--- flow/config.mk ---
export PLATFORM = sky130hd
export DESIGN_NAME = digital_loc
export DESIGN_NICKNAME = digital_loc
export VERILOG_FILES = /design/flow/design.v
export SDC_FILE = /design/flow/constraint.sdc
export NUM_CORES = 4
export LEC_CHECK = 0
export CAP_MARGIN = 20
export CORE_MARGIN = 2
export CORE_UTILIZATION = 67
export SLEW_MARGIN = 20
--- flow/constraint.sdc ---
create_clock -name core_clock -period 5.1 [get_ports {clk}]
set_input_delay 1.0200 -clock core_clock [delete_from_list [all_inputs] [get_ports {clk}]]
set_output_delay 1.0200 -clock core_clock [all_outputs]
set_load 0.01 [all_outputs]
--- flow/design.v ---
`timescale 1ns / 1ps
module D_flipflop(
    input D,
    input clk,
    input en,
    input reset,
	 output reg Q
    );
always @ (posedge clk or negedge reset)
if (!reset)
Q <= 1'b0;
else if (en)
Q <= D;
endmodule
`timescale 1ns / 1ps
module Debouncing(
    input In,
    input clk,
    input en,
	 input rst,
    output X
    );
	 wire temp1,temp2,temp3;
D_flipflop ONE(In,clk,en,rst,temp1),
			  TWO(temp1,clk,en,rst,temp2),
			  Three(temp2,clk,en,rst,temp3);
assign X= temp1 && temp2 && temp3 ;
endmodule
`timescale 1ns / 1ps
module Rising_Edge_Detector(
input LEVEL,
input clk,
input en,
input rst,
output Z
    );
reg [1:0] state, nextState;
parameter ONE=2'b00, ZERO=2'b01, EDGE=2'b10, X = 2'b11 ;
always @ (LEVEL or state)  begin
 case (state)
 ONE: if (LEVEL) nextState = ONE;
	else nextState = ZERO;
 ZERO: if (LEVEL) nextState = EDGE;
	else nextState = ZERO;
 EDGE: if (LEVEL) nextState = ONE;
	else nextState = ZERO;
 default:
	nextState = X;
 endcase
 end
always @ (posedge clk or negedge rst) begin
 if(!rst) state <= ZERO;
 else if (en) state <= nextState;
end
assign Z = (state == EDGE);
endmodule
`timescale 1ns / 1ps
module ClockDivider( clk, tick, rst);
	input clk,rst;
	output tick;
	reg out;
	integer i;
	assign tick = (i >= 3) && !out;
	always@(posedge clk or negedge rst) begin
		if(!rst) begin
			i <= 0;
			out <= 1'b0;
		end
		else begin
				if(i<3)
					i <= i+1;
				else begin
					out <= !out;
					i <= 0;
				end
			end
	end
endmodule
`timescale 1ns / 1ps
module UpCounter_SyncReset(clk, en, rst, Q);
input clk, en, rst;
output reg [1:0] Q;
always @ (posedge clk or negedge rst) begin
	if(!rst)
		Q<=2'b00;  
	else if (en) begin
		if(Q == 2'b11)
			Q<=2'b00;
		else
			Q<=Q+1'b1;
			end
end
endmodule
`timescale 1ns / 1ps
module dec(
	input [5:0] sec,
	input [3:0] min2,
	input [3:0] min1,
	input [3:0] H2,
	input [2:0] H1,
	input condition,
	input [3:0] Amin2,
	input [3:0] Amin1,
	input [3:0] AH2,
	input [1:0] AH1,
	input clk,
	input tick,
	input reset,
	output reg [6:0] out,
	output reg [3:0]selector
	);
	reg [6:0] out_min2;
	reg [6:0] out_min1;
	reg [6:0] out_H2;
	reg [6:0] out_H1;
	reg [6:0] out_Amin2;
	reg [6:0] out_Amin1;
	reg [6:0] out_AH2;
	reg [6:0] out_AH1;
always @ (*)
begin
	 case (min2)
			4'b0000: out_min2=7'b0000001;  
			4'b0001: out_min2=7'b1001111;  
			4'b0010: out_min2=7'b0010010;
			4'b0011: out_min2=7'b0000110; 
			4'b0100: out_min2=7'b1001100; 
			4'b0101: out_min2=7'b0100100;
			4'b0110: out_min2=7'b0100000;  
			4'b0111: out_min2=7'b0001111; 
			4'b1000: out_min2=7'b0000000; 
			4'b1001: out_min2=7'b0000100;
			4'b1010: out_min2=7'b0001000;  
			4'b1111: out_min2=7'b1101010;  
			default: out_min2=7'b1111111;  
		endcase
case (min1)
			4'b0000: out_min1=7'b0000001;  
			4'b0001: out_min1=7'b1001111;  
			4'b0010: out_min1=7'b0010010;
			4'b0011: out_min1=7'b0000110; 
			4'b0100: out_min1=7'b1001100; 
			4'b0101: out_min1=7'b0100100;
			4'b0110: out_min1=7'b0100000;  
			4'b0111: out_min1=7'b0001111; 
			4'b1000: out_min1=7'b0000000; 
			4'b1001: out_min1=7'b0000100;
			4'b1010: out_min1=7'b1110000;  
			4'b1111: out_min1=7'b0001000;  
			default: out_min1=7'b1111111;  
		endcase
		case (H2)
			4'b0000: out_H2=7'b0000001;  
			4'b0001: out_H2=7'b1001111;  
			4'b0010: out_H2=7'b0010010;
			4'b0011: out_H2=7'b0000110; 
			4'b0100: out_H2=7'b1001100; 
			4'b0101: out_H2=7'b0100100;
			4'b0110: out_H2=7'b0100000;  
			4'b0111: out_H2=7'b0001111; 
			4'b1000: out_H2=7'b0000000; 
			4'b1001: out_H2=7'b0000100; 
			4'b1010: out_H2=7'b0010000;  
			4'b1111: out_H2=7'b1110001;  
			default: out_H2=7'b1111111;  
		endcase
		case (H1)
			3'b000: out_H1=7'b0000001;  
			3'b001: out_H1=7'b1001111;  
			3'b010: out_H1=7'b0010010;
			3'b011: out_H1=7'b0100100;		 
			3'b111: out_H1=7'b0001000;		 
			default: out_H1=7'b1111111;  
		endcase
case (Amin2)
			4'b0000: out_Amin2=7'b0000001;  
			4'b0001: out_Amin2=7'b1001111;  
			4'b0010: out_Amin2=7'b0010010;
			4'b0011: out_Amin2=7'b0000110; 
			4'b0100: out_Amin2=7'b1001100; 
			4'b0101: out_Amin2=7'b0100100;
			4'b0110: out_Amin2=7'b0100000;  
			4'b0111: out_Amin2=7'b0001111; 
			4'b1000: out_Amin2=7'b0000000; 
			4'b1001: out_Amin2=7'b0000100;
			default: out_Amin2=7'b1111111;  
		endcase
case (Amin1)
			4'b0000: out_Amin1=7'b0000001;  
			4'b0001: out_Amin1=7'b1001111;  
			4'b0010: out_Amin1=7'b0010010;
			4'b0011: out_Amin1=7'b0000110; 
			4'b0100: out_Amin1=7'b1001100; 
			4'b0101: out_Amin1=7'b0100100;
			4'b0110: out_Amin1=7'b0100000;  
			4'b0111: out_Amin1=7'b0001111; 
			4'b1000: out_Amin1=7'b0000000; 
			4'b1001: out_Amin1=7'b0000100;
			default: out_Amin1=7'b1111111;  
		endcase
		case (AH2)
			4'b0000: out_AH2=7'b0000001;  
			4'b0001: out_AH2=7'b1001111;  
			4'b0010: out_AH2=7'b0010010;
			4'b0011: out_AH2=7'b0000110; 
			4'b0100: out_AH2=7'b1001100; 
			4'b0101: out_AH2=7'b0100100;
			4'b0110: out_AH2=7'b0100000;  
			4'b0111: out_AH2=7'b0001111; 
			4'b1000: out_AH2=7'b0000000; 
			4'b1001: out_AH2=7'b0000100; 
			default: out_AH2=7'b1111111;  
		endcase
		case (AH1)
			2'b00: out_AH1=7'b0000001;  
			2'b01: out_AH1=7'b1001111;  
			2'b10: out_AH1=7'b0010010;	
			default: out_AH1=7'b1111111;  
		endcase
end
wire [1:0] kk;
UpCounter_SyncReset clock_only(clk,tick,reset,kk);
always @(*)
if(condition==1'b1)
	case(kk) 
	2'b00:begin selector= 4'b1110; out=out_Amin2; end
	2'b01:begin selector= 4'b1101; out=out_Amin1; end
	2'b10:begin selector= 4'b1011; out=out_AH2; end
	2'b11:begin selector= 4'b0111; out=out_AH1; end
	endcase	
else
	case(kk) 
	2'b00:begin selector= 4'b1110; out=out_min2; end
	2'b01:begin selector= 4'b1101; out=out_min1; end
	2'b10:begin selector= 4'b1011; out=out_H2; end
	2'b11:begin selector= 4'b0111; out=out_H1; end
	endcase
endmodule
`timescale 1ns / 1ps
module clk1 (
	input clk,
	input rst,
	input clr,
	output rise,
	output reg out);
	integer i;
	assign rise = !clr && (i >= 5) && !out;
	always@(posedge clk or negedge rst) begin
		if(!rst) begin
			i <= 0;
			out <= 1'b0;
		end
		else if(clr) begin
			i <= 0;
			out <= 1'b0;
		end
		else begin
				if(i<5)
					i <= i+1;
				else begin
					out <= !out;
					i <= 0;
				end
			end
	end
endmodule
`timescale 1ns / 1ps
module clk2 (
	input clk,
	input rst,
	input clr,
	output rise,
	output reg out);
	integer i;
	assign rise = !clr && (i >= 799) && !out;
	always@(posedge clk or negedge rst) begin
		if(!rst) begin
			i <= 0;
			out <= 1'b0;
		end
		else if(clr) begin
			i <= 0;
			out <= 1'b0;
		end
		else begin
				if(i<799)
					i <= i+1;
				else begin
					out <= !out;
					i <= 0;
				end
			end
	end
endmodule
`timescale 1ns / 1ps
module clk3 (
	input clk,
	input rst,
	input clr,
	output rise,
	output reg out);
	integer i;
	assign rise = !clr && (i >= 24) && !out;
	always@(posedge clk or negedge rst) begin
		if(!rst) begin
			i <= 0;
			out <= 1'b0;
		end
		else if(clr) begin
			i <= 0;
			out <= 1'b0;
		end
		else begin
				if(i<24)
					i <= i+1;
				else begin
					out <= !out;
					i <= 0;
				end
			end
	end
endmodule
`timescale 1ns / 1ps
module I2s(
	 input CLK,
	 input rst,
	 input enable,
	 output S_CLK,
	 output LR_CLK,
	 output M_CLK,
	 output reg Sin
    );
wire [15:0] data= 16'b1101101101101110;
wire clk1,clk2,clk3;
wire rise1,rise2,rise3;
clk1  five_hundred_500KHz	 (CLK,rst,!enable,rise1,clk1);
clk2  four_4KHz			 	 (CLK,rst,!enable,rise2,clk2);
clk3 thirty_two_times_128KHz(CLK,rst,!enable,rise3,clk3);
assign M_CLK = clk1;
assign LR_CLK = clk2;
assign S_CLK = clk3;
integer i;
always @(posedge CLK or negedge rst)
begin
	if (!rst)
		begin
		i <=0;
		Sin <= 1'b0;
		end
	else if (!enable)
		begin
		i <=0;
		Sin <= 1'b0;
		end
	else if (rise3)
		begin
		Sin<=data[i[3:0]];
		i <= i+1;
		end
end
endmodule
`timescale 1ns / 1ps
module digital_loc(
    input key_a,
    input key_b,
    input key_c,
    input key_d,
    input reset,
	 input clk,
    output [6:0] postion_state,
	 output  [3:0] x,
	 output reg [1:0] Led2,
	 output  [3:0] selector,
	 output reg dot,
	 output S_CLK,
	 output LR_CLK,
	 output M_CLK,
	 output  Sin
    );
	  wire tick;
	 reg [3:0] min2; reg[3:0] min1; reg[2:0] H1; reg [3:0] H2;
	 reg [3:0] A_min2; reg [3:0] A_min1; reg [1:0] A_H1; reg [3:0] A_H2;
	 reg [5:0] sec;
	 ClockDivider twohundredHZ(clk, tick, reset);
	 wire tempa, tempb, tempc, tempd;
	 Debouncing a(key_a,clk,tick,reset,tempa),
					b(key_b,clk,tick,reset,tempb),
					c(key_c,clk,tick,reset,tempc),
					d(key_d,clk,tick,reset,tempd);
	 wire tempAA,tempBB,tempCC,tempDD;
	Rising_Edge_Detector		AA(tempa,clk,tick,reset,tempAA),
									BB(tempb,clk,tick,reset,tempBB),
									CC(tempc,clk,tick,reset,tempCC),
									DD(tempd,clk,tick,reset,tempDD);
integer interal_counter;
reg alarm_sound;
reg [20:0] old_value;
reg condition_alarm;
 reg [3:0] state, nextState;
parameter state_Clock=4'b0001        ,state_Adjust_min2= 4'b0010;
parameter state_Adjust_min1= 4'b0011 ,state_Adjust_H2= 4'b0100;
parameter state_Adjust_H1= 4'b0101   ,state_Adjust_Amin2= 4'b0110;
parameter state_Adjust_Amin1= 4'b0111,state_Adjust_AH2= 4'b1000;
parameter state_Adjust_AH1= 4'b1001  ,state_Pause=4'b1010;
parameter state_Stop_A= 4'b1011      , state_Adjust_X=4'b1111;
assign x = state;
always @(*)
	condition_alarm = (state == state_Adjust_Amin2) || (state == state_Adjust_Amin1) ||
	                  (state == state_Adjust_AH2)   || (state == state_Adjust_AH1);
always @ (*)
if(!tempAA && !tempBB   )
	nextState=state;
else
 case (state)
	state_Clock: begin if(tempAA) nextState = state_Adjust_min2;
	else if(tempBB) nextState =state_Pause;
	else  nextState = state_Clock; end
	state_Pause: begin if(tempBB) nextState=state_Clock;
	else nextState=state_Pause; end
	state_Adjust_min2: begin if(tempAA) nextState= state_Adjust_min1;
	else nextState= state_Clock; end
	state_Adjust_min1: begin if(tempAA) nextState= state_Adjust_H2;
	else nextState= state_Clock; end
	state_Adjust_H2: begin if(tempAA) nextState= state_Adjust_H1;
	else nextState= state_Clock; end
	state_Adjust_H1: begin if(tempAA) nextState= state_Adjust_Amin2;
	else nextState= state_Clock; end
	state_Adjust_Amin2: begin if(tempAA) nextState= state_Adjust_Amin1;
	else nextState= state_Clock; end
	state_Adjust_Amin1: begin if(tempAA) nextState= state_Adjust_AH2;
	else nextState= state_Clock; end
	state_Adjust_AH2:begin if(tempAA) nextState= state_Adjust_AH1;
	else nextState= state_Clock; end
	state_Adjust_AH1:begin if(tempAA) nextState= state_Adjust_min2;
	else nextState= state_Clock; end
 default: nextState = state_Adjust_X;
 endcase
always @ (posedge clk or negedge reset)
begin
	if(!reset)
		state <= state_Clock;
	else if(tick)
		state <= nextState;
end
always @(posedge clk or negedge reset)
	if(!reset )
			begin
				min2<=0;
				min1<=0;
				H1 <=0;
				H2 <=0;
				sec<=0;
				A_min2<=0;
				A_min1<=4'b0000;
				A_H1 <=0;
				A_H2 <=0;
				Led2<=2'b00;
				alarm_sound<=0;
				interal_counter<=0;
				dot<=0;
				old_value<=21'b0;
			end
else if(tick) begin
if(interal_counter<199)
					interal_counter<=interal_counter+1;
else begin
							interal_counter<=0;
							dot<=!dot;
if(state == state_Pause) begin min2<=min2; min1<=min1; H1<=H1; H2<=H2; dot<=0; end   
else if(Led2==2'b11)
							begin
							Led2<=2'b00; alarm_sound<=0; sec<=old_value[5:0];
							min2<=old_value[9:6]; min1<= old_value[13:10]; H2<= old_value[17:14]; H1<= old_value[20:18];
							old_value <=21'b000000000000000000000;
							end
else begin
							if(sec == 6'b111011)
								begin
								sec <= 6'b000000;
								if(min2==4'b1001)
									begin
									min2<=4'b0000;
									if(min1==4'b0101)
										begin
										min1<=4'b0000;
										if( (H1==3'b010) && (H2==4'b0011) )
											begin H1<=3'b000; H2<=4'b0000; end
										else if(H2==4'b1001)
											begin H2<=4'b0000; H1<=H1+1'b1; end
										else
											H2<=H2+1'b1;
										end
									else
										min1<=min1+1'b1;
									end
								else
									min2<=min2+1'b1;
								end
							else
								sec <= sec+1'b1;
							if( (H1==A_H1) && (H2==A_H2) && (min1==A_min1) && (min2==A_min2) && (sec==6'b000000))
								begin
								Led2<=2'b11; alarm_sound<=1;
								old_value <={H1,H2,min1,min2,(sec+1'b1)};
								min2<= 4'b1111; min1<= 4'b1111; H2<= 4'b1111; H1<= 3'b111;
								end
		end
		end
if((state != state_Clock) && (state != state_Pause))
		begin
		dot<=0;
		begin min2<=min2; min1<=min1; H1<=H1; H2<=H2; end
		 if((tempCC==1) && (state == state_Adjust_min2))
			if(min2==4'b1001)
					min2 <= 4'b0000;
			else	min2<=min2+1'b1;
	else if((tempCC==1) && (state == state_Adjust_min1))
			if(min1==4'b0101)
					min1 <= 4'b0000;
			else	min1<=min1+1'b1;
	else if((tempCC==1) && (state == state_Adjust_H2))
			if( H2==4'b1001)
					H2<=4'b0000;
			else
					H2<=H2+1'b1;
	else if((tempCC==1) && (state == state_Adjust_H1))
			if(H1==3'b010)
				H1<=3'b000;
			else	H1<=H1+1'b1;
	else if((tempCC==1) && (state == state_Adjust_Amin2))
			begin
			if(A_min2==4'b1001)
					A_min2 <= 4'b0000;
			else	A_min2<= A_min2+1'b1;
			end
	else if((tempCC==1) && (state == state_Adjust_Amin1))
			begin
			if(A_min1==4'b0101)
					A_min1 <= 4'b0000;
			else	A_min1<=A_min1+1'b1;
			end
	else if((tempCC==1) && (state == state_Adjust_AH2))
			begin
			if( A_H2==4'b1001)
					A_H2<=4'b0000;
			else
					A_H2<=A_H2+1'b1;
			end
	else if((tempCC==1) && (state == state_Adjust_AH1))
			begin
			if(A_H1==2'b10)
				A_H1<=2'b00;
			else	A_H1<=A_H1+1'b1;
			end
if((tempDD==1) && (state == state_Adjust_min2))
			if( min2==0)
					min2<= 4'b1001;
			else
					min2<=min2-1'b1;
	else if((tempDD==1) && (state == state_Adjust_min1))
			if(min1==0)
				min1 <= 4'b0101;
			else
				min1<=min1-1'b1;
	else if((tempDD==1) && (state == state_Adjust_H2))
			if( H2==0)
				H2<=4'b1001;
			else
				H2<=H2-1'b1;
	else if((tempDD==1) && (state == state_Adjust_H1))
			if (H1==0)
				H1 <= 3'b010;
			else
				H1 <= H1-1'b1;
	else if((tempDD==1) && (state == state_Adjust_Amin2))
			begin
			if( A_min2==0)
					A_min2<= 4'b1001;
			else
					A_min2<=A_min2-1'b1;
			end
	else if((tempDD==1) && (state == state_Adjust_Amin1))
			begin
			if(A_min1==0)
				A_min1 <= 4'b0101;
			else
				A_min1<=A_min1-1'b1;
			end
	else if((tempDD==1) && (state == state_Adjust_AH2))
			begin
			if( A_H2==0)
				A_H2<=4'b1001;
			else
				A_H2<=A_H2-1'b1;
			end
	else if((tempDD==1) && (state == state_Adjust_AH1))
			begin
			if (A_H1==0)
				A_H1 <= 2'b10;
			else
				A_H1 <= A_H1-1'b1;
			end
end
end
I2s sound(clk,reset,alarm_sound,S_CLK,LR_CLK,M_CLK,Sin);
dec print_satus(sec,min2,min1,H2,H1,condition_alarm,A_min2, A_min1, A_H2,A_H1,clk,tick,reset, postion_state,selector);
endmodule
--- flow/run.sh ---
#!/bin/bash
# the make line also repeats each setting of config.mk as NAME=value (left out here)
make -C /OpenROAD-flow-scripts/flow DESIGN_CONFIG=/design/flow/config.mk WORK_HOME=/design/flow/orfs CLKGATE_MAP_FILE= finish
==> results of run 1 <==
==> stage by stage <==
stage | instance area (sq um) | std cells
floorplan | 16000 | 1844
global placement | 16400 | 2112
detailed placement | 16400 | 2112
CTS | 17500 | 2166
global route | 17500 | 2167
finish | 17500 | 2167
==> metal layers <==
metal / global-route usage / up-vias / share of wire
met4: 0.0944 / 0 / 0.029
met1: 0.411 / 6486 / 0.45
met3: 0.0384 / 83 / 0.050
li1: - / 6431 / -
met5: 0 / - / 0
met2: 0.492 / 384 / 0.47
==> cell type report <==
type | count | area [sq um] | area share
multi-input cells | 1410 | 8890 | 0.508
flip-flops and latches | 257 | 6440 | 0.368
clock buffers | 38 | 820 | 0.0468
repair buffers | 41 | 413 | 0.0236
well taps | 319 | 399 | 0.0228
inverters | 86 | 323 | 0.0184
clock inverters | 16 | 224 | 0.0128
==> Slide: Implementation Results, run 1 <==
Synthesis and Place & Route Summary

Outcome
  • Status: finished clean

Die
  • Die Y: about 160 um
  • Core area: roughly 23000 sq um
  • Row count: between 50 and 60
  • Width of the die: around 160 um
  • Pre-Place Util: 0.682
  • Boundary Pins: 28
  • Die area: 25100 sq um

Power and ir drop
  • Comb pwr share: 0.012
  • Seq group: between 2 and 2.5 mW
  • Worst vdd ir: ~260 uV
  • Sequential share of power: 0.470
  • Top pwr grp: clock
  • Leak: between 7 and 8 nW
  • Power in the clock group: ~2.3 mW
  • Power Density: roughly 250 nW/um^2
  • Psw: about 910 uW
  • Power Total: 4.36 mW
  • Switching Share: 0.210
  • Internal: approximately 3.4 mW
  • Comb pwr: between 50 and 60 uW
  • Clock network power share: 0.518

Yosys
  • Cell accounting for the most synthesized area: dfrtp_1
  • Synth Instances: 1844
  • Aoi share: 0.143
  • Most common cell in the netlist: dfrtp_1
  • Syn avg cell area: slightly below 9 sq um
  • Yosys Warn Count: 10
  • Ys cells: roughly 1800
  • Top cells, area: dfrtp_1 39%, ha_1 5.6%, nor2_1 5.6%
  • Number of synthesized flops with an enable pin: 0
  • Syn_nets: approximately 1900
  • Adder Area Share: 0.0563
  • Synth mux share: 0.0327
  • Synth top cells by count: 252 x dfrtp_1, 238 x nor2_1, 185 x nand2_1, 109 x o21ai_0, 89 x a21oi_1
  • Synth Cell Area: approximately 16000 sq um
  • Synth Area in Simple Gates: 0.236
  • Yosys cell types: between 80 and 90
  • Register share after synthesis: 0.402
  • Synth Flop Type: dfrtp_1
  • Top logic family: simple AND/OR/NAND/NOR gates
  • Ys flops: between 200 and 300
  • XOR/XNOR Fraction of Synth Area: 0.0865
  • Dominant cell area share: 0.394
  • Ys async rst share: 1.00
  • Yosys stat area: between 15000 and 20000 sq um

Timing
  • Worst slew pin tran: roughly 1 ns
  • RSZ-0062 raised after global routing: false
  • Clock skew: between 0.01 and 0.015 ns
  • Final worst setup slack: between 0.8 and 0.9 ns
  • Max frequency: 234 MHz
  • Final Setup Violations: 0
  • Clock period minus final worst setup slack: 4.27 ns
  • Hold slack: 0.331 ns
  • Setup TNS: 0 ns
  • Hold Fails Final Rpt: 0
  • Period utilisation layout: 0.838
  • Slew Viols, Final: 0
  • Worst slew margin: 0.316

Drt
  • Post-route ant nets: 0
  • Residual DRC: 0
  • 1st-pass router iterations: 6
  • Iter 0 DRT Violations: roughly 1300
  • Vias per inst: around 6.2
  • Vias: between 10000 and 15000
  • Wire per inst: 17.0 um
  • Routed WL: 36900 um
  • Antenna cells: 0

Clocking
  • # resized after CTS: 0
  • H-tree levels: 1
  • Clock Root Buffer: clkbuf_16
  • CTS tree: done
  • Hold Buf Count CTS: 0
  • Setup Fix Bufs, Post-CTS: 0
  • Clock Pin Slew Worst Setup and Hold Paths: around 0.060 ns
  • Num Clock Sinks: 257
  • Latest clock arrival within the worst-skew pair: approximately 0.56 ns
  • CTS Buffer Depth: 3
  • Cts bufs inserted: 29

Place
  • Pre-CTS setup slack: 1.45 ns
  • Final GP Congestion: between 0.9 and 1
  • Post-DP HPWL: around 25000 um
  • Port Buf Inserts: 27

Setup path
  • Worst R2R Setup Slack: ~1.7 ns
  • Cell Chain, Critical Path: inv_1 > ha_1 > nor2b_1 > o22ai_1 > a222oi_1 > mux4_2 > inv_1 > clkdlybuf4s50_1
  • Worst setup path startpoint: H1[0]
  • Crit Path Class: reg -> out
  • CP most frequent cell: inv_1
  • Stages on the worst setup path: 8
  • Startpoint types: register
  • CP peak stage delay: around 0.48 ns
  • Worst Path Max Fanout: 9
  • Req. time, crit path: between 4 and 5 ns
  • CP top delay family: buffers and inverters
  • FF-to-FF End: old_value[11]
  • Worst setup EP type: primary output
  • Worst reg-to-reg path cell count: 8
  • WP buf/inv: 3
  • CP endpoint: postion_state[0]
  • Worst r2r src: interal_counter[0]
  • Crit path DAT: about 3.3 ns
  • CP max-delay cell: dfrtp_1

Layout
  • Final nets: 1903
  • Fill cells: 1734
  • Area grow syn2layout: 9.43%
  • Final core utilization: 0.746

Flow run
  • Tool warning count: just under 80
  • Max-cap viol count: 0

Global route
  • Initial antenna violation count: 0
  • All-Layer GR Usage: 0.298
  • Total gr overflow: 0
  • First-pass GRT wire length: roughly 60000 um
  • Largest net degree at the start of global routing: around 140
  • Vias in the first global route: between 10000 and 15000

Hold path
  • Class of the worst hold path: in -> async
==> run 2: changes to the inputs <==
Settings changed: CELL_PAD_IN_SITES_GLOBAL_PLACEMENT from default to 0, CORE_ASPECT_RATIO from default to 0.91, CORE_UTILIZATION 67 to 72, CTS_CLUSTER_DIAMETER from default to 32, CTS_CLUSTER_SIZE from default to 42, GPL_TIMING_DRIVEN from default to 1, HOLD_SLACK_MARGIN from default to 0.3, MIN_ROUTING_LAYER from default to met1, SETUP_SLACK_MARGIN from default to 0.27.
Clock period 5.1 ns to 2.98 ns, I/O delays scaled along.
==> run 2 against run 1 <==
Effect of this change: global-route usage up 7.5 points; die size down 6.8%; now fails the layout checks on negative setup slack; clock-buffer cell count up 16; power up 110%.
==> Slide: Implementation Results, run 2 <==
Synthesis and Place & Route Summary

Outcome
  • Status: failed layout checks (was finished clean)
  • Failed Checks: negative setup slack

Timing
  • Slew Viols, Final: 0 (unchanged)
  • Clock skew: 0.0446 ns (was 0.0125 ns)
  • Final Setup Violations: 5 (was 0)
  • Max frequency: between 300 and 400 MHz
  • Hold slack: 0.498 ns (was 0.331 ns)
  • Worst slew margin: 0.554 (was 0.316)
  • Setup TNS: -0.292 ns (was 0 ns)
  • Final worst setup slack: -0.0887 ns (was 0.825 ns)
  • Hold Fails Final Rpt: 0 (unchanged)
  • Period utilisation layout: 1.03 (was 0.838)
  • RSZ-0062 raised after global routing: true (was false)
  • Clock period minus final worst setup slack: just over 3 ns
  • Worst slew pin tran: 0.660 ns (was 1.02 ns)

Setup path
  • WP buf/inv: 3 (unchanged)
  • Startpoint types: register (unchanged)
  • Worst setup path startpoint: H1[1] (was H1[0])
  • Cell Chain, Critical Path: inv_2 > ha_2 > inv_1 > o22ai_2 > o21a_1 > a221o_1 > o21ai_2 > o21ai_2 > buf_2 (was inv_1 > ha_1 > nor2b_1 > o22ai_1 > a222oi_1 > mux4_2 > inv_1 > clkdlybuf4s50_1)
  • Stages on the worst setup path: 9 (was 8)
  • Worst Path Max Fanout: 3 (was 9)
  • FF-to-FF End: H1[1] (was old_value[11])
  • CP most frequent cell: o21ai_2 (was inv_1)
  • Crit path DAT: 2.47 ns (was 3.25 ns)
  • Worst r2r src: state[3] (was interal_counter[0])
  • Req. time, crit path: 2.38 ns (was 4.08 ns)
  • Crit Path Class: reg -> out (unchanged)
  • CP max-delay cell: dfrtp_1 (unchanged)
  • CP endpoint: postion_state[1] (was postion_state[0])
  • Worst setup EP type: primary output (unchanged)
  • Worst reg-to-reg path cell count: 7 (was 8)
  • CP top delay family: AND-OR/OR-AND gates (was buffers and inverters)
  • CP peak stage delay: 0.49 ns (was 0.48 ns)
  • Worst R2R Setup Slack: 0.04 ns (was 1.69 ns)

Yosys
  • Synth top cells by count: 252 x dfrtp_1, 238 x nor2_1, 185 x nand2_1, 109 x o21ai_0, 89 x a21oi_1 (unchanged)
  • Ys cells: 1844 (unchanged)
  • Register share after synthesis: 0.402 (unchanged)
  • Top cells, area: dfrtp_1 39%, ha_1 5.6%, nor2_1 5.6% (unchanged)
  • Number of synthesized flops with an enable pin: 0 (unchanged)
  • Synth Area in Simple Gates: 0.236 (unchanged)
  • XOR/XNOR Fraction of Synth Area: 0.0865 (unchanged)
  • Yosys stat area: 16000 sq um (unchanged)
  • Ys async rst share: 1.00 (unchanged)
  • Dominant cell area share: 0.394 (unchanged)
  • Synth Cell Area: 16000 sq um (unchanged)
  • Syn_nets: 1922 (unchanged)
  • Yosys cell types: 84 (unchanged)
  • Top logic family: simple AND/OR/NAND/NOR gates (unchanged)
  • Yosys Warn Count: 10 (unchanged)
  • Aoi share: 0.143 (unchanged)
  • Adder Area Share: 0.0563 (unchanged)
  • Synth Instances: 1844 (unchanged)
  • Synth mux share: 0.0327 (unchanged)
  • Ys flops: 257 (unchanged)
  • Synth Flop Type: dfrtp_1 (unchanged)
  • Cell accounting for the most synthesized area: dfrtp_1 (unchanged)
  • Most common cell in the netlist: dfrtp_1 (unchanged)
  • Syn avg cell area: 8.68 sq um (unchanged)

Drt
  • Residual DRC: 0 (unchanged)
  • Wire per inst: 19.6 um (was 17.0 um)
  • Iter 0 DRT Violations: 1911 (was 1264)
  • 1st-pass router iterations: 8 (was 6)
  • Antenna cells: 0 (unchanged)
  • Post-route ant nets: 0 (unchanged)
  • Vias: 14900 (was 13400)
  • Routed WL: 44600 um (was 36900 um)
  • Vias per inst: 6.53 (was 6.18)

Power and ir drop
  • Top pwr grp: clock (unchanged)
  • Power in the clock group: 5.54 mW (was 2.25 mW)
  • Comb pwr share: 0.011 (was 0.012)
  • Leak: 8.25 nW (was 7.40 nW)
  • Sequential share of power: 0.384 (was 0.470)
  • Power Total: 9.15 mW (was 4.36 mW)
  • Internal: 7.01 mW (was 3.44 mW)
  • Seq group: 3.51 mW (was 2.05 mW)
  • Psw: 2.14 mW (was 914 uW)
  • Switching Share: 0.234 (was 0.210)
  • Comb pwr: 96.4 uW (was 52.5 uW)
  • Worst vdd ir: 598 uV (was 264 uV)
  • Clock network power share: 0.606 (was 0.518)
  • Power Density: 475 nW/um^2 (was 249 nW/um^2)

Clocking
  • H-tree levels: 2 (was 1)
  • Clock Root Buffer: clkbuf_16 (unchanged)
  • Cts bufs inserted: 47 (was 29)
  • Clock Pin Slew Worst Setup and Hold Paths: 0.05 ns (was 0.06 ns)
  • CTS tree: done (unchanged)
  • CTS Buffer Depth: 3 (unchanged)
  • Num Clock Sinks: 257 (unchanged)
  • Latest clock arrival within the worst-skew pair: 0.56 ns (about the same)

Hold path
  • WHS Endpoint: sound.four_4KHz.i[0]
  • Worst Hold Launch: sound.four_4KHz.i[0]
  • Class of the worst hold path: reg -> reg (was in -> async)
  • Hold Crit Depth: 1

Place
  • Placed Instances: 2166 (was 2112)
  • Pre-CTS setup slack: 0.0360 ns (was 1.45 ns)
  • Final GP Congestion: 0.980 (was 0.961)
  • DP Area: 17000 sq um (was 16400 sq um)
  • Port Buf Inserts: 27 (unchanged)
  • Post-DP HPWL: 27200 um (was 25100 um)

Global route
  • Total gr overflow: 0 (unchanged)
  • Vias in the first global route: 14600 (was 12800)
  • All-Layer GR Usage: 0.373 (was 0.298)
  • Largest net degree at the start of global routing: 69 (was 137)
  • Initial antenna violation count: 0 (unchanged)
  • First-pass GRT wire length: 72200 um (was 61700 um)

Layout
  • Final nets: 2021 (was 1903)
  • Fin area: 19200 sq um (was 17500 sq um)
  • Logic area: 9190 sq um (was 8890 sq um)
  • Final core utilization: 0.872 (was 0.746)
  • Area grow syn2layout: 20.2% (was 9.43%)
  • Flop area: 6450 sq um (was 6440 sq um)
  • Fill cells: 1089 (was 1734)
  • Non-Filler Instances: 2279 (was 2167)

Die
  • Pre-Place Util: 0.725 (was 0.682)
  • Width of the die: 160 um (was 159 um)
  • Boundary Pins: 28 (unchanged)
  • Row count: 52 (was 56)
  • Die area: 23400 sq um (was 25100 sq um)
  • Die Y: 146 um (was 159 um)
  • Core area: 22100 sq um (was 23500 sq um)

Flow run
  • Max-cap viol count: 0 (unchanged)
  • Tool warning count: 80 (was 79)
## run 2: area by class of cell
cell class | instances | area share
well taps | 297 | 0.0193
clock buffers | 54 | 0.0657
multi-input cells | 1410 | 0.478
clock inverters | 34 | 0.0214
inverters | 86 | 0.0174
repair buffers | 141 | 0.0631
flip-flops and latches | 257 | 0.335
## run 2: timing repair
item | 4_1_cts | 5_1_grt
setup buffers | 23 | 1
hold endpoints to repair | 63 | 0
gates resized | 109 | 37
pin swaps | 19 | 8
hold buffers | 1 | 0
setup endpoints to repair | 7 | 45
## run 2: per-layer routing
| metal | global-route usage | up-vias | wire length (um) | share of wire |
|---|---|---|---|---|
| li1 | - | 6686 | - | - |
| met3 | 0.0622 | 206 | 3580 | 0.080 |
| met2 | 0.613 | 803 | 21300 | 0.48 |
| met4 | 0.147 | 0 | 1870 | 0.042 |
| met1 | 0.499 | 7191 | 17800 | 0.40 |
| met5 | 0 | - | 0 | 0 |
==> run 3: changes to the inputs <==
Settings changed: ABC_AREA from default to 1, CELL_PAD_IN_SITES_GLOBAL_PLACEMENT 0 to default, CORE_ASPECT_RATIO 0.91 to default, CTS_CLUSTER_DIAMETER 32 to default, CTS_CLUSTER_SIZE 42 to default, GPL_TIMING_DRIVEN 1 to default, HOLD_SLACK_MARGIN 0.3 to default, MIN_ROUTING_LAYER met1 to default, SETUP_SLACK_MARGIN 0.27 to default.
Clock period 2.98 ns to 2.96 ns, I/O delays scaled along.
==> run 3 against run 2 <==
Effect of this change: the run now finishes clean; power down 19%; clock-buffer cell count down 16; sequential share of layout area down 0.26 points; register-to-register slack better by 0.24 ns; flip-flop count unchanged; non-clock buffer count down 49; hold slack worse by 0.46 ns; setup slack better by 0.12 ns; final cell count up 29%; wire length up 12%; global-route usage up 1.3 points.
==> Slide: Implementation Results, run 3 <==
Synthesis and Place & Route Summary

Outcome
  • Status: finished clean (was failed layout checks)

Power and ir drop
  • Power Density: 381 nW/um^2 (was 475 nW/um^2)
  • Top pwr grp: clock (unchanged)
  • Internal: 5.81 mW (was 7.01 mW)
  • Switching Share: 0.215 (was 0.234)
  • Power Total: 7.40 mW (was 9.15 mW)
  • Power in the clock group: 3.77 mW (was 5.54 mW)
  • Sequential share of power: 0.477 (was 0.384)
  • Worst vdd ir: 442 uV (was 598 uV)
  • Comb pwr share: 0.013 (was 0.011)
  • Leak: 8.81 nW (was 8.25 nW)
  • Clock network power share: 0.510 (was 0.606)
  • Seq group: 3.53 mW (was 3.51 mW)
  • Comb pwr: 98.5 uW (was 96.4 uW)
  • Psw: 1.59 mW (was 2.14 mW)

Yosys
  • Synth mux share: 0 (was 0.0327)
  • Synth Cell Area: 17400 sq um (was 16000 sq um)
  • Ys cells: 2533 (was 1844)
  • Cell accounting for the most synthesized area: dfrtp_1 (unchanged)
  • Ys flops: 257 (unchanged)
  • Synth Area in Simple Gates: 0.350 (was 0.236)
  • Yosys Warn Count: 10 (unchanged)
  • Top cells, area: dfrtp_1 36%, nand2_1 13%, nor2_1 8.5% (was dfrtp_1 39%, ha_1 5.6%, nor2_1 5.6%)
  • Yosys cell types: 50 (was 84)
  • Dominant cell area share: 0.362 (was 0.394)
  • Synth top cells by count: 623 x nand2_1, 393 x nor2_1, 290 x inv_1, 252 x dfrtp_1, 170 x nand3_1 (was 252 x dfrtp_1, 238 x nor2_1, 185 x nand2_1, 109 x o21ai_0, 89 x a21oi_1)
  • Aoi share: 0.101 (was 0.143)
  • Syn avg cell area: 6.88 sq um (was 8.68 sq um)
  • Number of synthesized flops with an enable pin: 0 (unchanged)
  • Most common cell in the netlist: nand2_1 (was dfrtp_1)
  • Yosys stat area: 17400 sq um (was 16000 sq um)
  • Syn_nets: 2611 (was 1922)
  • Synth Flop Type: dfrtp_1 (unchanged)
  • Ys async rst share: 1.00 (unchanged)
  • Synth Instances: 2533 (was 1844)
  • Adder Area Share: 0.0517 (was 0.0563)
  • XOR/XNOR Fraction of Synth Area: 0.0472 (was 0.0865)
  • Register share after synthesis: 0.369 (was 0.402)
  • Top logic family: simple AND/OR/NAND/NOR gates (unchanged)

Place
  • Final GP Congestion: 1.02 (was 0.980)
  • Port Buf Inserts: 27 (unchanged)
  • Post-DP HPWL: 35500 um (was 27200 um)
  • Placed Instances: 2867 (was 2166)

Flow run
  • Max-cap viol count: 0 (unchanged)
  • Tool warning count: 80 (unchanged)

Setup path
  • CP top delay family: simple AND/OR/NAND/NOR gates (was AND-OR/OR-AND gates)
  • Worst reg-to-reg path cell count: 12 (was 7)
  • Startpoint types: register (unchanged)
  • Worst setup path startpoint: A_H2[0] (was H1[1])
  • Crit Path Class: reg -> out (unchanged)
  • Worst Path Max Fanout: 5 (was 3)
  • CP endpoint: postion_state[6] (was postion_state[1])
  • WP buf/inv: 2 (was 3)
  • FF-to-FF End: old_value[19] (was H1[1])
  • Req. time, crit path: 2.37 ns (was 2.38 ns)
  • Cell Chain, Critical Path: buf_4 > ha_1 > or2_2 > o21ai_2 > nand2_1 > a21oi_2 > nand2_1 > a32o_1 > buf_2 (was inv_2 > ha_2 > inv_1 > o22ai_2 > o21a_1 > a221o_1 > o21ai_2 > o21ai_2 > buf_2)
  • CP max-delay cell: dfrtp_1 (unchanged)
  • CP peak stage delay: 0.38 ns (was 0.49 ns)
  • Worst r2r src: H2[3] (was state[3])
  • Worst R2R Setup Slack: 0.28 ns (was 0.04 ns)
  • CP most frequent cell: nand2_1 (was o21ai_2)
  • Crit path DAT: 2.33 ns (was 2.47 ns)
  • Stages on the worst setup path: 9 (unchanged)
  • Worst setup EP type: primary output (unchanged)

Clocking
  • Latest clock arrival within the worst-skew pair: 0.56 ns (about the same)
  • Clock Root Buffer: clkbuf_16 (unchanged)
  • H-tree levels: 1 (was 2)
  • Cts bufs inserted: 28 (was 47)
  • CTS tree: done (unchanged)
  • Clock Pin Slew Worst Setup and Hold Paths: 0.06 ns (was 0.05 ns)
  • CTS Buffer Depth: 3 (unchanged)
  • Num Clock Sinks: 257 (unchanged)

Timing
  • Period utilisation layout: 0.989 (was 1.03)
  • Clock period minus final worst setup slack: just under 3 ns
  • RSZ-0062 raised after global routing: true (unchanged)
  • Clock skew: 0.0164 ns (was 0.0446 ns)
  • Worst slew margin: 0.338 (was 0.554)
  • Worst slew pin tran: 0.992 ns (was 0.660 ns)
  • Hold Fails Final Rpt: 0 (unchanged)
  • Setup TNS: 0 ns (was -0.292 ns)
  • Slew Viols, Final: 0 (unchanged)
  • Max frequency: between 300 and 400 MHz
  • Final Setup Violations: 0 (was 5)

Die
  • Die area: 25500 sq um (was 23400 sq um)
  • Row count: 56 (was 52)
  • Boundary Pins: 28 (unchanged)
  • Width of the die: 160 um (about the same)
  • Die Y: 160 um (was 146 um)
  • Pre-Place Util: 0.738 (was 0.725)
  • Core area: 23600 sq um (was 22100 sq um)

Global route
  • Total gr overflow: 0 (unchanged)
  • Initial antenna violation count: 0 (unchanged)
  • Vias in the first global route: 17300 (was 14600)
  • All-Layer GR Usage: 0.386 (was 0.373)
  • Largest net degree at the start of global routing: 86 (was 69)
  • First-pass GRT wire length: 82300 um (was 72200 um)

Drt
  • Wire per inst: 17.1 um (was 19.6 um)
  • Met1 WL: 19600 um (was 17800 um)
  • DR top layer: met4 (unchanged)
  • Antenna cells: 0 (unchanged)
  • Iter 0 DRT Violations: 2031 (was 1911)
  • Vias per inst: 6.11 (was 6.53)
  • Routed WL: 50000 um (was 44600 um)
  • DR WL met3: 3980 um (was 3580 um)
  • Met2 Routed Length: 24100 um (was 21300 um)
  • Vias: 17900 (was 14900)
  • 1st-pass router iterations: 10 (was 8)
  • Post-route ant nets: 0 (unchanged)
  • Residual DRC: 0 (unchanged)

Layout
  • Non-Filler Instances: 2929 (was 2279)
  • Fill cells: 1592 (was 1089)
  • Final core utilization: 0.821 (was 0.872)
  • Logic area: 9660 sq um (was 9190 sq um)
  • Final nets: 2667 (was 2021)
  • Area grow syn2layout: 11.3% (was 20.2%)
  • Flop area: 6450 sq um (about the same)

Hold path
  • Class of the worst hold path: in -> async (was reg -> reg)
## run 3: layout make-up
class / count / area share
sequential: 257 / 0.333
clock buffer: 38 / 0.0417
clock inverter: 13 / 0.00994
timing repair buffer: 92 / 0.0397
tap: 319 / 0.0206
inverter: 297 / 0.0575
multi-input combinational: 1913 / 0.498
## run 3: what timing repair did
| item | CTS | global route |
|---|---|---|
| hold buffers | 0 | 0 |
| buffers inserted | 4 | 7 |
| endpoints found under the hold margin | 0 | 0 |
| pin swaps | 2 | 6 |
| resized | 50 | 31 |
| endpoints found under the setup margin | 7 | 7 |
## run 3: metrics by stage
stage	cell area [sq um]	hold WS, ns	setup WS [ns]
final	19400	0.0410	0.0331
after global routing	19400	0.0905	-0.0212
after CTS	19300	0.0605	-0.00681
after detailed placement	18300	0.453	0.119
after global placement	18300	0.445	0.172
after floorplan	17400	0.296	0.677
## run 3: metal layers
metal,vias to the layer above,track usage
met5,-,0
met4,0,0.169
met1,8300,0.495
met2,1032,0.658
li1,8346,-
met3,231,0.0500
==> run 4: changes to the inputs <==
Settings changed: CTS_CLUSTER_SIZE from default to 10, PLACE_DENSITY from default to 0.36, SETUP_SLACK_MARGIN from default to 0.41.
Clock period 2.96 ns to 2.97 ns, I/O delays scaled along.
==> run 4 against run 3 <==
Effect of this change: now fails the layout checks on negative hold slack, negative setup slack; hold slack worse by 0.061 ns; combinational power shrank 3.0%; critical endpoint is now state[3]; first-iteration DRC count rose by 51%; highest routed layer unchanged; largest cell class unchanged; global-route usage rose by 2.1 points; clock skew grew 0.0098 ns; core utilization increased by 3.2 points; via count is 6.3% higher; clock power decreased by 7.7%; register-to-register slack lost 0.34 ns; sequential share of layout area decreased by 1.2 points; sequential power about the same; final cell count is 1.9% higher.
==> Slide: Implementation Results, run 4 <==
Synthesis and Place & Route Summary

Power and ir drop
  • Power Density: 352 nW/um^2 (was 381 nW/um^2)
  • Clock network power share: 0.490 (was 0.510)
  • Internal: 5.51 mW (was 5.81 mW)
  • Switching Share: 0.223 (was 0.215)
  • Comb pwr share: 0.013 (about the same)
  • Sequential share of power: 0.496 (was 0.477)
  • Power Total: 7.09 mW (was 7.40 mW)
  • Worst vdd ir: 492 uV (was 442 uV)
  • Top pwr grp: registers (was clock)
  • Psw: 1.58 mW (was 1.59 mW)
  • Power in the clock group: 3.48 mW (was 3.77 mW)
  • Leak: 9.13 nW (was 8.81 nW)
  • Seq group: 3.52 mW (was 3.53 mW)
  • Comb pwr: 95.5 uW (was 98.5 uW)

Clocking
  • Hold Buf Count CTS: 0 (unchanged)
  • Clock Root Buffer: clkbuf_16 (unchanged)
  • Num Clock Sinks: 257 (unchanged)
  • Clock Pin Slew Worst Setup and Hold Paths: 0.07 ns (was 0.06 ns)
  • CTS Buffer Depth: 3 (unchanged)
  • CTS tree: done (unchanged)
  • Cts bufs inserted: 31 (was 28)
  • H-tree levels: 1 (unchanged)
  • Latest clock arrival within the worst-skew pair: 0.57 ns (was 0.56 ns)

Setup path
  • CP most frequent cell: buf_6 (was nand2_1)
  • Crit Path Class: reg -> reg (was reg -> out)
  • Cell Chain, Critical Path: inv_2 > nor2_4 > inv_2 > nor2_4 > inv_2 > buf_4 > buf_6 > buf_6 > buf_6 > buf_6 > buf_6 > buf_6 > buf_6 > buf_4 > buf_6 > buf_6 > buf_6 > buf_6 > buf_6 > buf_6 > a21oi_2 > o21ai_1 > o21ai_1 (was buf_4 > ha_1 > or2_2 > o21ai_2 > nand2_1 > a21oi_2 > nand2_1 > a32o_1 > buf_2)
  • WP buf/inv: 18 (was 2)
  • Startpoint types: register (unchanged)
  • Worst r2r src: state[3] (was H2[3])
  • FF-to-FF End: state[3] (was old_value[19])
  • Worst setup path startpoint: state[3] (was A_H2[0])
  • Worst reg-to-reg path cell count: 23 (was 12)
  • CP peak stage delay: 0.43 ns (was 0.38 ns)
  • Stages on the worst setup path: 23 (was 9)
  • Crit path DAT: 3.51 ns (was 2.33 ns)
  • CP top delay family: buffers and inverters (was simple AND/OR/NAND/NOR gates)
  • Req. time, crit path: 3.45 ns (was 2.37 ns)
  • Worst Path Max Fanout: 5 (unchanged)
  • Worst R2R Setup Slack: -0.06 ns (was 0.28 ns)
  • CP endpoint: state[3] (was postion_state[6])
  • CP max-delay cell: dfrtp_1 (unchanged)
  • Worst setup EP type: register (was primary output)

Drt
  • Wire per inst: 18.7 um (was 17.1 um)
  • 1st-pass router iterations: 14 (was 10)
  • Residual DRC: 0 (unchanged)
  • Vias per inst: 6.38 (was 6.11)
  • Routed WL: 55900 um (was 50000 um)
  • Iter 0 DRT Violations: 3065 (was 2031)
  • Post-route ant nets: 0 (unchanged)
  • Vias: 19000 (was 17900)

Die
  • Row count: 56 (unchanged)
  • Die area: 25500 sq um (unchanged)
  • Die Y: 160 um (unchanged)
  • Boundary Pins: 28 (unchanged)
  • Width of the die: 160 um (unchanged)
  • Pre-Place Util: 0.738 (unchanged)
  • Core area: 23600 sq um (unchanged)

Timing
  • Clock skew: 0.0262 ns (was 0.0164 ns)
  • RSZ-0062 raised after global routing: true (unchanged)
  • Worst slew pin tran: 0.708 ns (was 0.992 ns)
  • Clock period minus final worst setup slack: about 3.0 ns
  • Hold Fails Final Rpt: 8 (was 0)
  • Hold slack: -0.0202 ns (was 0.0410 ns)
  • Max frequency: ~330 MHz
  • Final worst setup slack: -0.0628 ns (was 0.0331 ns)
  • Final Setup Violations: 3 (was 0)
  • Period utilisation layout: 1.02 (was 0.989)
  • Worst slew margin: 0.523 (was 0.338)
  • Slew Viols, Final: 0 (unchanged)

Flow run
  • Max-cap viol count: 0 (unchanged)
  • Tool warning count: 80 (unchanged)

Place
  • Port Buf Inserts: 27 (unchanged)
  • Final GP Congestion: 1.04 (was 1.02)
  • Post-DP HPWL: 35100 um (was 35500 um)

Global route
  • Vias in the first global route: 18000 (was 17300)
  • Total gr overflow: 0 (unchanged)
  • Largest net degree at the start of global routing: 72 (was 86)
  • All-Layer GR Usage: 0.407 (was 0.386)
  • Initial antenna violation count: 1 (was 0)
  • First-pass GRT wire length: 86400 um (was 82300 um)

Yosys
  • Dominant cell area share: 0.362 (unchanged)
  • Cell accounting for the most synthesized area: dfrtp_1 (unchanged)
  • Most common cell in the netlist: nand2_1 (unchanged)
  • Synth mux share: 0 (unchanged)
  • Syn_nets: 2611 (unchanged)
  • Adder Area Share: 0.0517 (unchanged)
  • Register share after synthesis: 0.369 (unchanged)
  • Ys cells: 2533 (unchanged)
  • Syn avg cell area: 6.88 sq um (unchanged)
  • Synth Instances: 2533 (unchanged)
  • Synth Flop Type: dfrtp_1 (unchanged)
  • XOR/XNOR Fraction of Synth Area: 0.0472 (unchanged)
  • Number of synthesized flops with an enable pin: 0 (unchanged)
  • Yosys cell types: 50 (unchanged)
  • Yosys Warn Count: 10 (unchanged)
  • Ys flops: 257 (unchanged)
  • Synth top cells by count: 623 x nand2_1, 393 x nor2_1, 290 x inv_1, 252 x dfrtp_1, 170 x nand3_1 (unchanged)
  • Top cells, area: dfrtp_1 36%, nand2_1 13%, nor2_1 8.5% (unchanged)
  • Ys async rst share: 1.00 (unchanged)
  • Top logic family: simple AND/OR/NAND/NOR gates (unchanged)
  • Synth Cell Area: 17400 sq um (unchanged)
  • Synth Area in Simple Gates: 0.350 (unchanged)
  • Yosys stat area: 17400 sq um (unchanged)
  • Aoi share: 0.101 (unchanged)

Outcome
  • Failed Checks: negative hold slack, negative setup slack
  • Status: failed layout checks (was finished clean)

Hold path
  • Class of the worst hold path: in -> async (unchanged)

Layout
  • Logic area: 9940 sq um (was 9660 sq um)
  • Fill cells: 1392 (was 1592)
  • Final nets: 2729 (was 2667)
  • Final core utilization: 0.853 (was 0.821)
  • Flop area: 6460 sq um (was 6450 sq um)
  • Area grow syn2layout: 15.5% (was 11.3%)
-- run 4: stage by stage --
step | setup slack [ns] | setup TNS [ns] | hold slack, ns | cell area [sq um] | std cells
floorplan | 0.685 | 0 | 0.298 | 17400 | 2533
global placement | 0.183 | 0 | 0.446 | 18300 | 2867
detailed placement | 0.129 | 0 | 0.459 | 18300 | 2867
CTS | 0.121 | 0 | 0.0129 | 19900 | 2973
global route | -0.0574 | -0.192 | 0.0159 | 20100 | 2985
finish | -0.0628 | -0.107 | -0.0202 | 20100 | 2986
-- run 4: layout make-up --
class,count,area share
timing repair buffer,151,0.0650
multi-input combinational,1913,0.494
clock inverter,4,0.00193
tap,319,0.0198
antenna,1,0.000124
clock buffer,44,0.0424
sequential,257,0.321
inverter,297,0.0562
-- run 4: repair_timing --
item                       in CTS  in global routing
gates resized                 145                 59
pin swaps                      33                 13
buffers inserted               58                 11
setup endpoints to repair      26                 47
-- run 4: metal layers --
layer / part of all wire / global-route usage
met1: 0.36 / 0.505
met2: 0.47 / 0.689
met3: 0.10 / 0.0732
met4: 0.065 / 0.198
met5: 0 / 0
==> run 5: changes to the inputs <==
Settings changed: ABC_AREA 1 to default, CELL_PAD_IN_SITES_GLOBAL_PLACEMENT from default to 0, CORE_ASPECT_RATIO from default to 0.71, CTS_CLUSTER_DIAMETER from default to 32, CTS_CLUSTER_SIZE 10 to 41, GPL_TIMING_DRIVEN from default to 1, MIN_ROUTING_LAYER from default to met1, PLACE_DENSITY 0.36 to default, SETUP_SLACK_MARGIN 0.41 to -0.18.
Clock period 2.97 ns to 2.98 ns, I/O delays scaled along.
==> run 5 against run 4 <==
Effect of this change: fails the layout checks on negative setup slack; via count shrank 23%; flip-flop count is the same; clock skew grew 0.021 ns; non-clock buffer count shrank 37; combinational power grew 2.6%; design area shrank 8.3%; final cell count shrank 26%; die size shrank 7.9%; critical path depth shrank 15; clock-buffer cell count grew 2; critical endpoint is now postion_state[0]; highest routed layer unchanged.
==> Slide: Implementation Results, run 5 <==
Synthesis and Place & Route Summary

Outcome
  • Status: failed layout checks (unchanged)
  • Failed Checks: negative setup slack (was negative hold slack, negative setup slack)

Setup path
  • CP max-delay cell: a222oi_1 (was dfrtp_1)
  • Startpoint types: register (unchanged)
  • Worst reg-to-reg path cell count: 7 (was 23)
  • CP peak stage delay: 0.48 ns (was 0.43 ns)
  • Crit Path Class: reg -> out (was reg -> reg)
  • WP buf/inv: 3 (was 18)
  • CP endpoint: postion_state[0] (was state[3])
  • Worst setup path startpoint: H1[0] (was state[3])
  • Worst r2r src: interal_counter[0] (was state[3])
  • CP top delay family: AND-OR/OR-AND gates (was buffers and inverters)
  • Crit path DAT: 2.59 ns (was 3.51 ns)
  • Worst R2R Setup Slack: 0.13 ns (was -0.06 ns)
  • Req. time, crit path: 2.38 ns (was 3.45 ns)
  • Worst setup EP type: primary output (was register)
  • Stages on the worst setup path: 8 (was 23)
  • FF-to-FF End: H2[1] (was state[3])
  • Cell Chain, Critical Path: inv_2 > ha_1 > nor2b_2 > o22ai_1 > a222oi_1 > mux4_2 > inv_1 > dlymetal6s2s_1 (was inv_2 > nor2_4 > inv_2 > nor2_4 > inv_2 > buf_4 > buf_6 > buf_6 > buf_6 > buf_6 > buf_6 > buf_6 > buf_6 > buf_4 > buf_6 > buf_6 > buf_6 > buf_6 > buf_6 > buf_6 > a21oi_2 > o21ai_1 > o21ai_1)
  • Worst Path Max Fanout: 4 (was 5)

Yosys
  • Synth mux share: 0.0327 (was 0)
  • Number of synthesized flops with an enable pin: 0 (unchanged)
  • Ys async rst share: 1.00 (unchanged)
  • Ys flops: 257 (unchanged)
  • Most common cell in the netlist: dfrtp_1 (was nand2_1)
  • Dominant cell area share: 0.394 (was 0.362)
  • Top logic family: simple AND/OR/NAND/NOR gates (unchanged)
  • Top cells, area: dfrtp_1 39%, ha_1 5.6%, nor2_1 5.6% (was dfrtp_1 36%, nand2_1 13%, nor2_1 8.5%)
  • Synth Flop Type: dfrtp_1 (unchanged)
  • Yosys cell types: 84 (was 50)
  • XOR/XNOR Fraction of Synth Area: 0.0865 (was 0.0472)
  • Aoi share: 0.143 (was 0.101)
  • Syn avg cell area: 8.68 sq um (was 6.88 sq um)
  • Ys cells: 1844 (was 2533)
  • Cell accounting for the most synthesized area: dfrtp_1 (unchanged)
  • Synth Instances: 1844 (was 2533)
  • Synth top cells by count: 252 x dfrtp_1, 238 x nor2_1, 185 x nand2_1, 109 x o21ai_0, 89 x a21oi_1 (was 623 x nand2_1, 393 x nor2_1, 290 x inv_1, 252 x dfrtp_1, 170 x nand3_1)
  • Synth Area in Simple Gates: 0.236 (was 0.350)
  • Yosys stat area: 16000 sq um (was 17400 sq um)
  • Yosys Warn Count: 10 (unchanged)
  • Synth Cell Area: 16000 sq um (was 17400 sq um)
  • Adder Area Share: 0.0563 (was 0.0517)
  • Syn_nets: 1922 (was 2611)
  • Register share after synthesis: 0.402 (was 0.369)

Timing
  • Clock skew: 0.0475 ns (was 0.0262 ns)
  • Clock period minus final worst setup slack: 3.18 ns
  • RSZ-0062 raised after global routing: true (unchanged)
  • Setup TNS: -0.714 ns (was -0.107 ns)
  • Final worst setup slack: -0.203 ns (was -0.0628 ns)
  • Max frequency: between 300 and 400 MHz
  • Worst slew pin tran: 0.897 ns (was 0.708 ns)
  • Hold Fails Final Rpt: 0 (was 8)
  • Final Setup Violations: 6 (was 3)
  • Slew Viols, Final: 0 (unchanged)
  • Worst slew margin: 0.400 (was 0.523)
  • Period utilisation layout: 1.07 (was 1.02)

Clocking
  • Cts bufs inserted: 38 (was 31)
  • Hold Buf Count CTS: 0 (unchanged)
  • Num Clock Sinks: 257 (unchanged)
  • Clock Root Buffer: clkbuf_16 (unchanged)
  • Latest clock arrival within the worst-skew pair: 0.55 ns (was 0.57 ns)
  • CTS tree: done (unchanged)
  • H-tree levels: 2 (was 1)
  • CTS Buffer Depth: 3 (unchanged)
  • Clock Pin Slew Worst Setup and Hold Paths: 0.06 ns (was 0.07 ns)

Layout
  • Final core utilization: 0.856 (was 0.853)
  • Area grow syn2layout: 15.4% (was 15.5%)
  • Non-Filler Instances: 2218 (was 2986)
  • Fill cells: 1142 (was 1392)
  • Final nets: 1985 (was 2729)

Power and ir drop
  • Clock network power share: 0.568 (was 0.490)
  • Comb pwr: 98.0 uW (was 95.5 uW)
  • Internal: 6.45 mW (was 5.51 mW)
  • Leak: 7.97 nW (was 9.13 nW)
  • Sequential share of power: 0.420 (was 0.496)
  • Power in the clock group: 4.75 mW (was 3.48 mW)
  • Switching Share: 0.228 (was 0.223)
  • Worst vdd ir: 496 uV (was 492 uV)
  • Seq group: 3.51 mW (was 3.52 mW)
  • Power Density: 453 nW/um^2 (was 352 nW/um^2)
  • Power Total: 8.36 mW (was 7.09 mW)
  • Comb pwr share: 0.012 (was 0.013)
  • Psw: 1.90 mW (was 1.58 mW)
  • Top pwr grp: clock (was registers)

Drt
  • 1st-pass router iterations: 7 (was 14)
  • DR top layer: met4 (unchanged)
  • Iter 0 DRT Violations: 1801 (was 3065)
  • DR WL met3: 4200 um (was 5810 um)
  • Antenna cells: 0 (was 1)
  • Routed WL: 43300 um (was 55900 um)
  • Vias per inst: 6.58 (was 6.38)
  • Met2 Routed Length: 19300 um (was 26300 um)
  • Wire per inst: 19.5 um (was 18.7 um)
  • Vias: 14600 (was 19000)
  • Met1 WL: 18600 um (was 20200 um)
  • Residual DRC: 0 (unchanged)
  • Post-route ant nets: 0 (unchanged)

Place
  • Placed Instances: 2145 (was 2867)
  • Post-DP HPWL: 28500 um (was 35100 um)
  • Port Buf Inserts: 27 (unchanged)
  • Final GP Congestion: 1.01 (was 1.04)

Die
  • Pre-Place Util: 0.742 (was 0.738)
  • Die Y: 130 um (was 160 um)
  • Core area: 21600 sq um (was 23600 sq um)
  • Boundary Pins: 28 (unchanged)
  • Row count: 45 (was 56)
  • Die area: 23500 sq um (was 25500 sq um)
  • Width of the die: 181 um (was 160 um)

Flow run
  • Max-cap viol count: 0 (unchanged)
  • Tool warning count: 80 (unchanged)

Global route
  • All-Layer GR Usage: 0.370 (was 0.407)
  • Vias in the first global route: 14000 (was 18000)
  • First-pass GRT wire length: 70900 um (was 86400 um)
  • Largest net degree at the start of global routing: 84 (was 72)
  • Total gr overflow: 0 (unchanged)
  • Initial antenna violation count: 0 (was 1)

Hold path
  • Class of the worst hold path: in -> async (unchanged)
==> run 5: metrics by stage <==
step	instance area, sq um	hold slack [ns]	setup slack (ns)
after floorplan	16000	0.300	0.463
after global placement	17000	0.475	0.0652
after detailed placement	17000	0.485	-0.0656
after CTS	18400	0.0656	-0.418
after global routing	18500	0.0942	-0.212
final	18500	0.0187	-0.203
==> run 5: layout make-up <==
cell class	instances	area [sq um]	area share
well taps	282	353	0.0191
clock buffers	46	1010	0.0548
multi-input cells	1410	8970	0.486
flip-flops and latches	257	6450	0.349
inverters	86	323	0.0175
repair buffers	114	1010	0.0547
clock inverters	23	345	0.0187
==> run 5: what timing repair did <==
item	CTS	global route
hold endpoints to repair	0	0
setup endpoints to repair	7	7
pin swaps	3	5
buffers inserted	2	2
resized	11	42
==> run 5: routing by layer <==
layer / GRT usage / vias to the layer above
met2: 0.578 / 770
met5: 0 / -
li1: - / 6619
met3: 0.0759 / 129
met4: 0.112 / 0
met1: 0.528 / 7069
==> run 6: changes to the inputs <==
Settings changed: ABC_AREA from default to 1, CAP_MARGIN 20 to 40, CELL_PAD_IN_SITES_GLOBAL_PLACEMENT 0 to default, CORE_ASPECT_RATIO 0.71 to 0.7, CTS_CLUSTER_DIAMETER 32 to 379, CTS_CLUSTER_SIZE 41 to 11, GPL_TIMING_DRIVEN 1 to default, MIN_ROUTING_LAYER met1 to default, PLACE_DENSITY_LB_ADDON from default to 0.08, SETUP_SLACK_MARGIN -0.18 to 0.87.
Clock period 2.98 ns to 2.96 ns, I/O delays scaled along.
==> run 6 against run 5 <==
Effect of this change: the layout still fails its checks (negative setup slack); clock-buffer cell count down 8; largest power group is now registers; first-iteration DRC count up 88%; sequential share of layout area down 4.2 points; non-clock buffer count up 69; global-route usage up 6.0 points; power down 19%; largest cell class unchanged.
==> Slide: Implementation Results, run 6 <==
Synthesis and Place & Route Summary

Yosys
  • Synth Cell Area: 17400 sq um (was 16000 sq um)
  • Top logic family: simple AND/OR/NAND/NOR gates (unchanged)
  • Synth Area in Simple Gates: 0.350 (was 0.236)
  • Synth mux share: 0 (was 0.0327)
  • Synth top cells by count: 623 x nand2_1, 393 x nor2_1, 290 x inv_1, 252 x dfrtp_1, 170 x nand3_1 (was 252 x dfrtp_1, 238 x nor2_1, 185 x nand2_1, 109 x o21ai_0, 89 x a21oi_1)
  • Synth Flop Type: dfrtp_1 (unchanged)
  • Yosys Warn Count: 10 (unchanged)
  • Synth Instances: 2533 (was 1844)
  • Register share after synthesis: 0.369 (was 0.402)
  • Yosys stat area: 17400 sq um (was 16000 sq um)
  • XOR/XNOR Fraction of Synth Area: 0.0472 (was 0.0865)
  • Top cells, area: dfrtp_1 36%, nand2_1 13%, nor2_1 8.5% (was dfrtp_1 39%, ha_1 5.6%, nor2_1 5.6%)
  • Adder Area Share: 0.0517 (was 0.0563)
  • Aoi share: 0.101 (was 0.143)
  • Dominant cell area share: 0.362 (was 0.394)
  • Syn avg cell area: 6.88 sq um (was 8.68 sq um)
  • Number of synthesized flops with an enable pin: 0 (unchanged)
  • Most common cell in the netlist: nand2_1 (was dfrtp_1)
  • Cell accounting for the most synthesized area: dfrtp_1 (unchanged)
  • Syn_nets: 2611 (was 1922)
  • Ys async rst share: 1.00 (unchanged)
  • Yosys cell types: 50 (was 84)
  • Ys flops: 257 (unchanged)
  • Ys cells: 2533 (was 1844)

Drt
  • Routed WL: 62000 um (was 43300 um)
  • Antenna cells: 0 (unchanged)
  • Iter 0 DRT Violations: 3384 (was 1801)
  • Post-route ant nets: 0 (unchanged)
  • 1st-pass router iterations: 14 (was 7)
  • Vias per inst: 6.63 (was 6.58)
  • Vias: 20000 (was 14600)
  • Residual DRC: 0 (unchanged)
  • Wire per inst: 20.6 um (was 19.5 um)

Power and ir drop
  • Comb pwr: 100 uW (was 98.0 uW)
  • Power Density: 320 nW/um^2 (was 453 nW/um^2)
  • Switching Share: 0.228 (about the same)
  • Worst vdd ir: 516 uV (was 496 uV)
  • Leak: 9.43 nW (was 7.97 nW)
  • Comb pwr share: 0.015 (was 0.012)
  • Clock network power share: 0.463 (was 0.568)
  • Top pwr grp: registers (was clock)
  • Psw: 1.54 mW (was 1.90 mW)
  • Power in the clock group: 3.12 mW (was 4.75 mW)
  • Internal: 5.21 mW (was 6.45 mW)
  • Sequential share of power: 0.523 (was 0.420)
  • Seq group: 3.53 mW (was 3.51 mW)

Die
  • Width of the die: 190 um (was 181 um)
  • Pre-Place Util: 0.736 (was 0.742)
  • Core area: 23700 sq um (was 21600 sq um)
  • Die Y: 134 um (was 130 um)
  • Die area: 25500 sq um (was 23500 sq um)
  • Boundary Pins: 28 (unchanged)
  • Row count: 47 (was 45)

Global route
  • Total gr overflow: 0 (unchanged)
  • First-pass GRT wire length: 88400 um (was 70900 um)
  • Largest net degree at the start of global routing: 74 (was 84)
  • All-Layer GR Usage: 0.430 (was 0.370)
  • Vias in the first global route: 17600 (was 14000)
  • Initial antenna violation count: 0 (unchanged)

Clocking
  • Num Clock Sinks: 257 (unchanged)
  • H-tree levels: 1 (was 2)
  • Latest clock arrival within the worst-skew pair: 0.58 ns (was 0.55 ns)
  • CTS Buffer Depth: 3 (unchanged)
  • Clock Pin Slew Worst Setup and Hold Paths: 0.06 ns (about the same)
  • CTS tree: done (unchanged)
  • Clock Root Buffer: clkbuf_16 (unchanged)
  • Cts bufs inserted: 27 (was 38)

Timing
  • RSZ-0062 raised after global routing: true (unchanged)
  • Hold slack: 0.00759 ns (was 0.0187 ns)
  • Worst slew pin tran: 0.694 ns (was 0.897 ns)
  • Clock skew: 0.0384 ns (was 0.0475 ns)
  • Final worst setup slack: -0.0574 ns (was -0.203 ns)
  • Hold Fails Final Rpt: 0 (unchanged)
  • Slew Viols, Final: 0 (unchanged)
  • Max frequency: ~330 MHz
  • Setup TNS: -0.0574 ns (was -0.714 ns)
  • Clock period minus final worst setup slack: a little over 3 ns
  • Final Setup Violations: 1 (was 6)
  • Period utilisation layout: 1.02 (was 1.07)
  • Worst slew margin: 0.534 (was 0.400)

Setup path
  • Worst Path Max Fanout: 6 (was 4)
  • CP top delay family: simple AND/OR/NAND/NOR gates (was AND-OR/OR-AND gates)
  • Crit path DAT: 2.43 ns (was 2.59 ns)
  • Worst reg-to-reg path cell count: 16 (was 7)
  • Req. time, crit path: 2.37 ns (was 2.38 ns)
  • Cell Chain, Critical Path: inv_2 > ha_1 > inv_1 > nor2_1 > o21ai_0 > nand3_1 > nand4_1 > o311ai_4 > o31ai_4 > buf_2 (was inv_2 > ha_1 > nor2b_2 > o22ai_1 > a222oi_1 > mux4_2 > inv_1 > dlymetal6s2s_1)
  • Stages on the worst setup path: 10 (was 8)
  • WP buf/inv: 3 (unchanged)
  • CP max-delay cell: dfrtp_1 (was a222oi_1)
  • Worst R2R Setup Slack: 0.65 ns (was 0.13 ns)
  • Worst setup path startpoint: min1[1] (was H1[0])
  • CP endpoint: postion_state[1] (was postion_state[0])
  • CP peak stage delay: 0.43 ns (was 0.48 ns)
  • Worst r2r src: A_H1[0] (was interal_counter[0])
  • FF-to-FF End: min1[1] (was H2[1])
  • Crit Path Class: reg -> out (unchanged)
  • Startpoint types: register (unchanged)
  • Worst setup EP type: primary output (unchanged)

Place
  • Port Buf Inserts: 27 (unchanged)
  • Placed Instances: 2873 (was 2145)
  • Post-DP HPWL: 36900 um (was 28500 um)
  • Final GP Congestion: 1.09 (was 1.01)
  • Pre-CTS setup slack: 0.0978 ns (was -0.0656 ns)

Hold path
  • Class of the worst hold path: in -> async (unchanged)

Layout
  • Non-Filler Instances: 3010 (was 2218)
  • Area grow syn2layout: 20.8% (was 15.4%)
  • Final nets: 2759 (was 1985)

Outcome
  • Failed Checks: negative setup slack (unchanged)
  • Status: failed layout checks (unchanged)

Flow run
  • Tool warning count: 79 (was 80)
  • Max-cap viol count: 0 (unchanged)
[run 6: stage by stage]
step           utilization  area [sq um]  total power [mW]
4_1_cts              0.850         20100              6.70
2_1_floorplan            -         17500              3.60
3_3_place_gp         0.775         18400              3.69
5_1_grt              0.889         21100              6.87
6_report             0.889         21100              6.75
3_5_place_dp         0.776         18400              3.69
[run 6: what timing repair did]
item,CTS,global route
pin swaps,44,53
hold buffers,0,0
resized,219,179
cloned,2,4
setup endpoints to repair,111,150
buffers inserted,60,31
[run 6: layout make-up]
class	count	area, sq um
Clock buffer	38	717
Sequential cell	257	6460
Timing Repair Buffer	183	1760
Multi-Input combinational cell	1915	10600
Fill cell	1182	2640
Clock inverter	2	17.5
Tap cell	318	398
Inverter	297	1140
[run 6: per-layer routing]
| metal | track usage | share of wire | vias up |
|---|---|---|---|
| met3 | 0.123 | 0.16 | 470 |
| met1 | 0.618 | 0.37 | 9037 |
| li1 | - | - | 8535 |
| met2 | 0.638 | 0.42 | 1921 |
| met4 | 0.121 | 0.052 | 0 |
| met5 | 0 | 0 | - |
Power figures rest on the tool's default switching activity, not on a simulated workload.
